== run A ==
## DT
module DT(
        input                   clk,
        input                   reset,
        output                  done,
        output                  sti_rd,
        output  [9:0]           sti_addr,
        input   [15:0]          sti_di,
        output                  res_wr,
        output                  res_rd,
        output  reg [13:0]      res_addr,
        output  reg [7:0]       res_do,
        input   [7:0]           res_di
        );
==> flow/config.mk <==
export PLATFORM = sky130hd
export DESIGN_NAME = DT
export DESIGN_NICKNAME = DT
export VERILOG_FILES = /design/flow/design.v
export SDC_FILE = /design/flow/constraint.sdc
export NUM_CORES = 4
export LEC_CHECK = 0
export ABC_AREA = 1
export CAP_MARGIN = 35
export CELL_PAD_IN_SITES_GLOBAL_PLACEMENT = 0
export CORE_MARGIN = 3
export CORE_UTILIZATION = 59
export GPL_TIMING_DRIVEN = 1
export HOLD_SLACK_MARGIN = -0.09
export MAX_ROUTING_LAYER = met5
export PLACE_DENSITY = 0.67
export SETUP_SLACK_MARGIN = -0.52
export SLEW_MARGIN = 10
export TNS_END_PERCENT = 20
==> flow/constraint.sdc <==
create_clock -name core_clock -period 5.28 [get_ports {clk}]
set_input_delay 1.0560 -clock core_clock [delete_from_list [all_inputs] [get_ports {clk}]]
set_output_delay 1.0560 -clock core_clock [all_outputs]
set_load 0.01 [all_outputs]
run.sh (not shown) runs the stock make flow with config.mk's settings and CLKGATE_MAP_FILE=.
STATUS run=run A STAGES=ALL_DONE FINAL_CHECKS=FAILED CAUSE=setup timing
## Diff of input files: run B against run A
- clearing MAX_ROUTING_LAYER, which used to be met5
- clearing PLACE_DENSITY, which used to be 0.67
- clearing ABC_AREA, which used to be 1
- clearing SETUP_SLACK_MARGIN, which used to be -0.52
- clearing GPL_TIMING_DRIVEN, which used to be 1
- clearing TNS_END_PERCENT, which used to be 20
- clearing HOLD_SLACK_MARGIN, which used to be -0.09
- swapping 3 for 2 in CORE_MARGIN
- swapping 10 for 20 in SLEW_MARGIN
- swapping 59 for 40 in CORE_UTILIZATION
- swapping 35 for 20 in CAP_MARGIN
- clearing CELL_PAD_IN_SITES_GLOBAL_PLACEMENT, which used to be 0
- swapping 5.28 for 6.32 in the clock period (ns, I/O delays scaled along)
==> comparison <==
Although run B finished all stages, its layout failed final checks on setup timing. Going from run A to run B, share of final layout cell area taken by non-clock buffers grows by 0.91 points. Vias: run B below run A. Maximum vdd drop is higher on run A.
For run C, these inputs were changed with respect to run B:
- SETUP_SLACK_MARGIN newly set to -0.22
- ABC_AREA newly set to 1
- CORE_UTILIZATION changed from 40 to 68
- the clock period (ns, I/O delays scaled along) changed from 6.32 to 6.23
==> comparison <==
Run C completed end to end; final checks failed (setup timing). Net switching share of the total power delta (run B -> run C): insignificant. First-pass GRT wire length in run C is 16% above run B. Against run B, run C comes in 1.4 points lower on sequential share of layout area. The final reports for run C and run B show fill cell total of the finished layout lower in the former. In the tables for run C and run B, critical path depth reads lower with run B. Comparing run B with run C, the part of the total power dissipated in the clock network came out essentially unchanged.
The inputs of run D differ from those of run C as listed below.
- CORE_UTILIZATION: 68 -> 66
- CTS_CLUSTER_DIAMETER: unset -> 213
- SETUP_SLACK_MARGIN: -0.22 -> unset
- the clock period (ns, I/O delays scaled along): 6.23 -> 7.13
[compare] base=run C new=run D: number of well taps now larger, area fraction in xor and xnor cells comparable.
From run C to run D the numbers moved as follows: synthesized-area fraction occupied by adder cells held, internal power saw a decrease, share of total power in the clock network went down 1.9 points.
Run D finished end to end and its layout was clean on timing, DRC and antenna.
Status run C: flow complete, layout not clean - setup timing
Between run D and run C, it is run D whose register-to-register setup slack is higher, by 0.92 ns.
--- input diff run D..run E ---
- ABC_AREA: 1 -> unset
- CORE_UTILIZATION: 66 -> 40
- CTS_CLUSTER_DIAMETER: 213 -> unset
- the clock period (ns, I/O delays scaled along): 7.13 -> 8.62
==> results <==
Lower slew of the pin with the lowest slew margin goes to run D over run E. In the metrics for run E and run D, the one carrying the higher part of the cycle the worst path needs is run D. Run E did not stop at any stage, and its layout met the timing, design-rule and antenna checks. Going from run D to run E, area after synthesis shrank by a few percent. Taking run E as 1.0, run D lands at 0.65 on die size. In run E relative to run D, logic area had gone down by a few percent. Run E against run D; initial detailed-routing violation count is down by more than a quarter. [compare] base=run D new=run E: routed wire length fell 11%; post-route worst setup slack went up; global-route wire length before repair moved down.
Edits applied to the flow inputs when going from run E to run F:
- setting CTS_CLUSTER_DIAMETER to 396 for the first time
- changing CORE_UTILIZATION from 40 to 72
- setting SETUP_SLACK_MARGIN to 0.55 for the first time
- changing the clock period (ns, I/O delays scaled along) from 8.62 to 4.06
Notes after the runs:
Status(run F) = ERROR, stage = clock tree synthesis
Number of standard-cell rows in the floorplan was lower in the run labelled run F.
Measured against run E, the post-place instance area of run F comes out at 1.11 times the reference value.
Comparing placeable core region for run E and run F, the smaller number came from run F.
Summary of the comparison: cell total after placement is higher in run F, relative to run E.
Flop and latch count out of synthesis: run F vs run E identical

---

DT again, from the RTL that the note above started with.
clock: 6.06 ns
lec_check: 0
abc_area: 1
cap_margin: 20
core_margin: 2
core_utilization: 66
cts_cluster_diameter: 28
cts_cluster_size: 70
setup_slack_margin: 1.48
slew_margin: 20
The baseline produced a layout that fails on setup timing.
Edit:
CORE_UTILIZATION = 72   (was 66)
CTS_CLUSTER_DIAMETER = default   (was 28)
CTS_CLUSTER_SIZE = 24   (was 70)
PLACE_DENSITY = 0.37   (was default)
SETUP_SLACK_MARGIN = default   (was 1.48)
clock period = 6.72 ns   (was 6.06 ns; I/O delays follow)
Result: The changed run completed, yet does not pass: setup timing; routed wire length went up by 9.2%; worst hold slack improved by 9.1 ps; cell count went down by 3.5%; via count went up by 3.6%.
Edit:
CORE_UTILIZATION = 67   (was 72)
PLACE_DENSITY = default   (was 0.37)
clock period = 7.13 ns   (was 6.72 ns; I/O delays follow)
Now the flow completed with no timing, DRC or antenna violations; sequential power goes down by 5.8%; sequential cell count stays the same; clock power goes up by 15%; final area goes down by 2.2%; via count goes down by 9.5%; wire length goes down by 22%.
Edit:
ABC_AREA = default   (was 1)
CORE_UTILIZATION = 58   (was 67)
CTS_CLUSTER_SIZE = default   (was 24)
SETUP_SLACK_MARGIN = 1.27   (was default)
clock period = 6.21 ns   (was 7.13 ns; I/O delays follow)
=> Now the flow produced a layout that fails on setup timing; final cell count drops by 16%; final area hardly moves; clock-buffer cell count goes up by 1; die area came out higher by 8.6%; routed wire length shrinks by 11%; sequential share of layout area stays flat; via count fell by 17%.

---

## build 39
Starting RTL as in the previous note.
Design DT, start of the top module:
module DT(
        input                   clk,
        input                   reset,
        output                  done,
        output                  sti_rd,
        output  [9:0]           sti_addr,
        input   [15:0]          sti_di,
        output                  res_wr,
        output                  res_rd,
        output  reg [13:0]      res_addr,
        output  reg [7:0]       res_do,
        input   [7:0]           res_di
        );
        wire [7:0] res_do_init, res_do_for, res_do_back;
        wire [13:0] res_addr_init, res_addr_for, res_addr_back;
        wire init_en, init_en_2, load_en, for_load_en, for_en, back_load_en, back_en;
        wire init_done, for_load_done, back_load_done, for_done, for_op_done, back_done;
        always@*begin
                case({init_en_2, for_en, back_en})
                        3'b100: res_do = res_do_init;
                        3'b010: res_do = res_do_for;
                        3'b001: res_do = res_do_back;
                        default:res_do = 8'd0;
                endcase
        end
        always@*begin
                case({init_en_2, for_load_en, back_load_en})
                        3'b100: res_addr = res_addr_init;
                        3'b010: res_addr = res_addr_for;
                        3'b001: res_addr = res_addr_back;
                        default:res_addr = 14'b0;
                endcase
        end
        init u_init(.clk(clk),
                    .reset(reset),
                    .init_en(init_en),
                    .for_en(for_en),
  ...
export LEC_CHECK = 0
export CAP_MARGIN = 20
export CORE_MARGIN = 2
export CORE_UTILIZATION = 72
export CTS_CLUSTER_DIAMETER = 396
export CTS_CLUSTER_SIZE = 18
export HOLD_SLACK_MARGIN = 0.28
export PLACE_DENSITY = 0.39
export SETUP_SLACK_MARGIN = 1.15
export SLEW_MARGIN = 20
create_clock -name core_clock -period 3.85 [get_ports {clk}]
Build 39 never completed, since it errored out during clock tree synthesis (4_1_cts).
Relative to build 39, the following input files were edited for build 74:
diff --git a/flow/config.mk b/flow/config.mk
--- a/flow/config.mk
+++ b/flow/config.mk
@@ -6,11 +6,12 @@
 export NUM_CORES = 4
 export LEC_CHECK = 0
+export ABC_AREA = 1
 export CAP_MARGIN = 20
+export CORE_ASPECT_RATIO = 0.72
 export CORE_MARGIN = 2
 export CORE_UTILIZATION = 72
 export CTS_CLUSTER_DIAMETER = 396
 export CTS_CLUSTER_SIZE = 18
-export HOLD_SLACK_MARGIN = 0.28
-export PLACE_DENSITY = 0.39
+export PLACE_DENSITY_LB_ADDON = 0.01
 export SETUP_SLACK_MARGIN = 1.15
 export SLEW_MARGIN = 20
[summary]
When the final numbers for build 74 and build 39 were put side by side, the mux contribution to synthesized area turned out to be greater in build 39. Per the comparison of build 74 with build 39, sequential element share of the synthesized area fell 1.9 points, share of synthesized cell area in full adder, half adder and majority cells shows a reduction of 0.69 points. Seen in the log of build 74: DPL-0038 during clock tree synthesis (4_1_cts), after which the run never completed.
## Diff of input files: build 49 against build 74
==> flow/config.mk <==
export PLATFORM = sky130hd
export DESIGN_NAME = DT
export DESIGN_NICKNAME = DT
export VERILOG_FILES = /design/flow/design.v
export SDC_FILE = /design/flow/constraint.sdc
export NUM_CORES = 4
export LEC_CHECK = 0
export CAP_MARGIN = 20
export CORE_MARGIN = 2
export CORE_UTILIZATION = 40
export SLEW_MARGIN = 20
==> flow/constraint.sdc <==
create_clock -name core_clock -period 9.0 [get_ports {clk}]
set_input_delay 1.8000 -clock core_clock [delete_from_list [all_inputs] [get_ports {clk}]]
set_output_delay 1.8000 -clock core_clock [all_outputs]
set_load 0.01 [all_outputs]
Results
- Arithmetic-cell share of the synthesized area counting full adders, half adders and majority gates (build 49 over build 74): increase, 0.69 points
- Build 49 closes out successfully: all stages finished, all timing, DRC and antenna checks passed.
- Relative to build 74, the sequential share of the synthesized area of build 49 is higher by 1.9 points.
- Taking build 74 as the reference, in build 49 fraction of synthesized cell area in xor and xnor cells has increased, synthesized area has decreased, pre-CTS setup slack has increased, routability congestion estimate from global placement has decreased.
> inputs changed (build 49 -> build 9)
diff --git a/flow/config.mk b/flow/config.mk
--- a/flow/config.mk
+++ b/flow/config.mk
@@ -6,6 +6,12 @@
 export NUM_CORES = 4
 export LEC_CHECK = 0
-export CAP_MARGIN = 20
+export ABC_AREA = 1
+export CAP_MARGIN = 40
+export CORE_ASPECT_RATIO = 0.5
 export CORE_MARGIN = 2
-export CORE_UTILIZATION = 40
+export CORE_UTILIZATION = 57
+export CTS_CLUSTER_DIAMETER = 374
+export CTS_CLUSTER_SIZE = 98
+export SETUP_SLACK_MARGIN = -0.8
 export SLEW_MARGIN = 20
+export TNS_END_PERCENT = 20
### Flow results
Per the final summary, build 9 finished and its layout is clean on timing, DRC and antenna. Maximum number of pins on one net before global-route repair sits lower in build 9 than in build 49. In the metrics for build 9 and build 49, the one carrying the higher routed wire length is build 9. Critical path depth: build 9 > build 49. The lower fraction of power consumed by sequential logic of build 9 and build 49 is in build 49. What build 9 reported for number of unique standard cell types used by synthesis has to be multiplied by 1.4 to get the figure for build 49. Sort build 9 and build 49 by slew of the pin with the lowest slew margin desc -> top: build 49. Sequential share of layout area, build 9 and build 49: larger value in build 49.

---

## red
Starting RTL as in the previous note.
clock: 5.33 ns
lec_check: 0
cap_margin: 20
cell_pad_in_sites_detail_placement: 2
cell_pad_in_sites_global_placement: 2
core_aspect_ratio: 1.86
core_margin: 2
core_utilization: 27
hold_slack_margin: -0.03
max_routing_layer: met5
min_routing_layer: met2
place_density: 0.47
slew_margin: 20
Layout checks on red: not met. Flow itself completed; violations: setup timing.
Here is what was changed in the inputs of blue compared with red.
==> flow/config.mk <==
export PLATFORM = sky130hd
export DESIGN_NAME = DT
export DESIGN_NICKNAME = DT
export VERILOG_FILES = /design/flow/design.v
export SDC_FILE = /design/flow/constraint.sdc
export NUM_CORES = 4
export LEC_CHECK = 0
export CAP_MARGIN = 20
export CORE_MARGIN = 2
export CORE_UTILIZATION = 66
export SETUP_SLACK_MARGIN = 1.48
export SLEW_MARGIN = 20
==> flow/constraint.sdc <==
create_clock -name core_clock -period 6.06 [get_ports {clk}]
set_input_delay 1.2120 -clock core_clock [delete_from_list [all_inputs] [get_ports {clk}]]
set_output_delay 1.2120 -clock core_clock [all_outputs]
set_load 0.01 [all_outputs]
==> results <==
Although blue finished all stages, its layout failed final checks on setup timing. blue vs red, largest power group: sequential cells vs the clock network. In blue the starting density of the core turned out 40 points higher than in red. Delta (blue minus red): global routing met3 resource utilization shows a reduction of 28 points; number of stages on the worst setup path now smaller.

---

v12:
Starting RTL as in the previous note.
clock: 9.0 ns
lec_check: 0
abc_area: 1
cap_margin: 25
cell_pad_in_sites_global_placement: 3
core_aspect_ratio: 1.15
core_margin: 3
core_utilization: 40
cts_cluster_size: 65
gpl_routability_driven: 0
min_routing_layer: met2
place_density_lb_addon: 0.26
setup_slack_margin: -0.78
slew_margin: 20
tns_end_percent: 50
v12 did not finish; the tool stopped in 3_3_place_gp with error FLW-0024.
Modified inputs, v30 compared to v12
# v12
export LEC_CHECK = 0
export ABC_AREA = 1
export CAP_MARGIN = 25
export CELL_PAD_IN_SITES_GLOBAL_PLACEMENT = 3
export CORE_ASPECT_RATIO = 1.15
export CORE_MARGIN = 3
export CORE_UTILIZATION = 40
export CTS_CLUSTER_SIZE = 65
export GPL_ROUTABILITY_DRIVEN = 0
export MIN_ROUTING_LAYER = met2
export PLACE_DENSITY_LB_ADDON = 0.26
export SETUP_SLACK_MARGIN = -0.78
export SLEW_MARGIN = 20
export TNS_END_PERCENT = 50
create_clock -name core_clock -period 9.0 [get_ports {clk}]
# v30
export LEC_CHECK = 0
export ABC_AREA = 1
export CAP_MARGIN = 40
export CORE_ASPECT_RATIO = 0.5
export CORE_MARGIN = 10
export CORE_UTILIZATION = 57
export CTS_CLUSTER_DIAMETER = 266
export CTS_CLUSTER_SIZE = 98
export SETUP_SLACK_MARGIN = -0.8
export SLEW_MARGIN = 20
export TNS_END_PERCENT = 20
create_clock -name core_clock -period 9.0 [get_ports {clk}]
[summary]
The remaining runs in v12 and v30 completed every stage, whereas v12 halted early. Comparing v30 against v12, there is no change at all in number of standard cells after synthesis. Re cell count listed in synth_stat.txt: no difference whatsoever between v30 and v12. Re share of the core filled by cells before placement: v30 is 17 points up on v12. Re area of the mapped netlist: no difference whatsoever between v30 and v12. Re adder-cell area share of the yosys netlist: no difference whatsoever between v12 and v30. Number of rows in the core area: v30 vs v12 down about 45%. Re I/O pin count: no difference whatsoever between v12 and v30. Delta (v30 minus v12): chip area went down by 14%; die span in y went down.
Setup changes, v30 to v39
# v30
export LEC_CHECK = 0
export ABC_AREA = 1
export CAP_MARGIN = 40
export CORE_ASPECT_RATIO = 0.5
export CORE_MARGIN = 10
export CORE_UTILIZATION = 57
export CTS_CLUSTER_DIAMETER = 266
export CTS_CLUSTER_SIZE = 98
export SETUP_SLACK_MARGIN = -0.8
export SLEW_MARGIN = 20
export TNS_END_PERCENT = 20
create_clock -name core_clock -period 9.0 [get_ports {clk}]
# v39
export LEC_CHECK = 0
export CAP_MARGIN = 20
export CORE_MARGIN = 2
export CORE_UTILIZATION = 40
export CTS_CLUSTER_DIAMETER = 265
export CTS_CLUSTER_SIZE = 100
export GPL_ROUTABILITY_DRIVEN = 0
export PLACE_DENSITY_LB_ADDON = 0.3
export SLEW_MARGIN = 20
export TNS_END_PERCENT = 20
create_clock -name core_clock -period 9.0 [get_ports {clk}]
Results
- Fraction of the core area occupied by cells at floorplan delta for v39 relative to v30: 17 points lower
- Per the comparison of v39 with v30, clock period minus final worst setup slack saw an increase, post-synthesis mux area share saw an increase, critical path depth saw a decrease, share of the core filled with cells saw a decrease.
- Between v30 and v39, the flow reports wire length decreasing by more than 10%.
- First-iteration DRC count for v39: about 40% down relative to v30
- Maximum clock frequency on v39 is behind v30.
- v39 against v30; total power is down slightly.
Power is estimated from default activity; no workload was simulated.
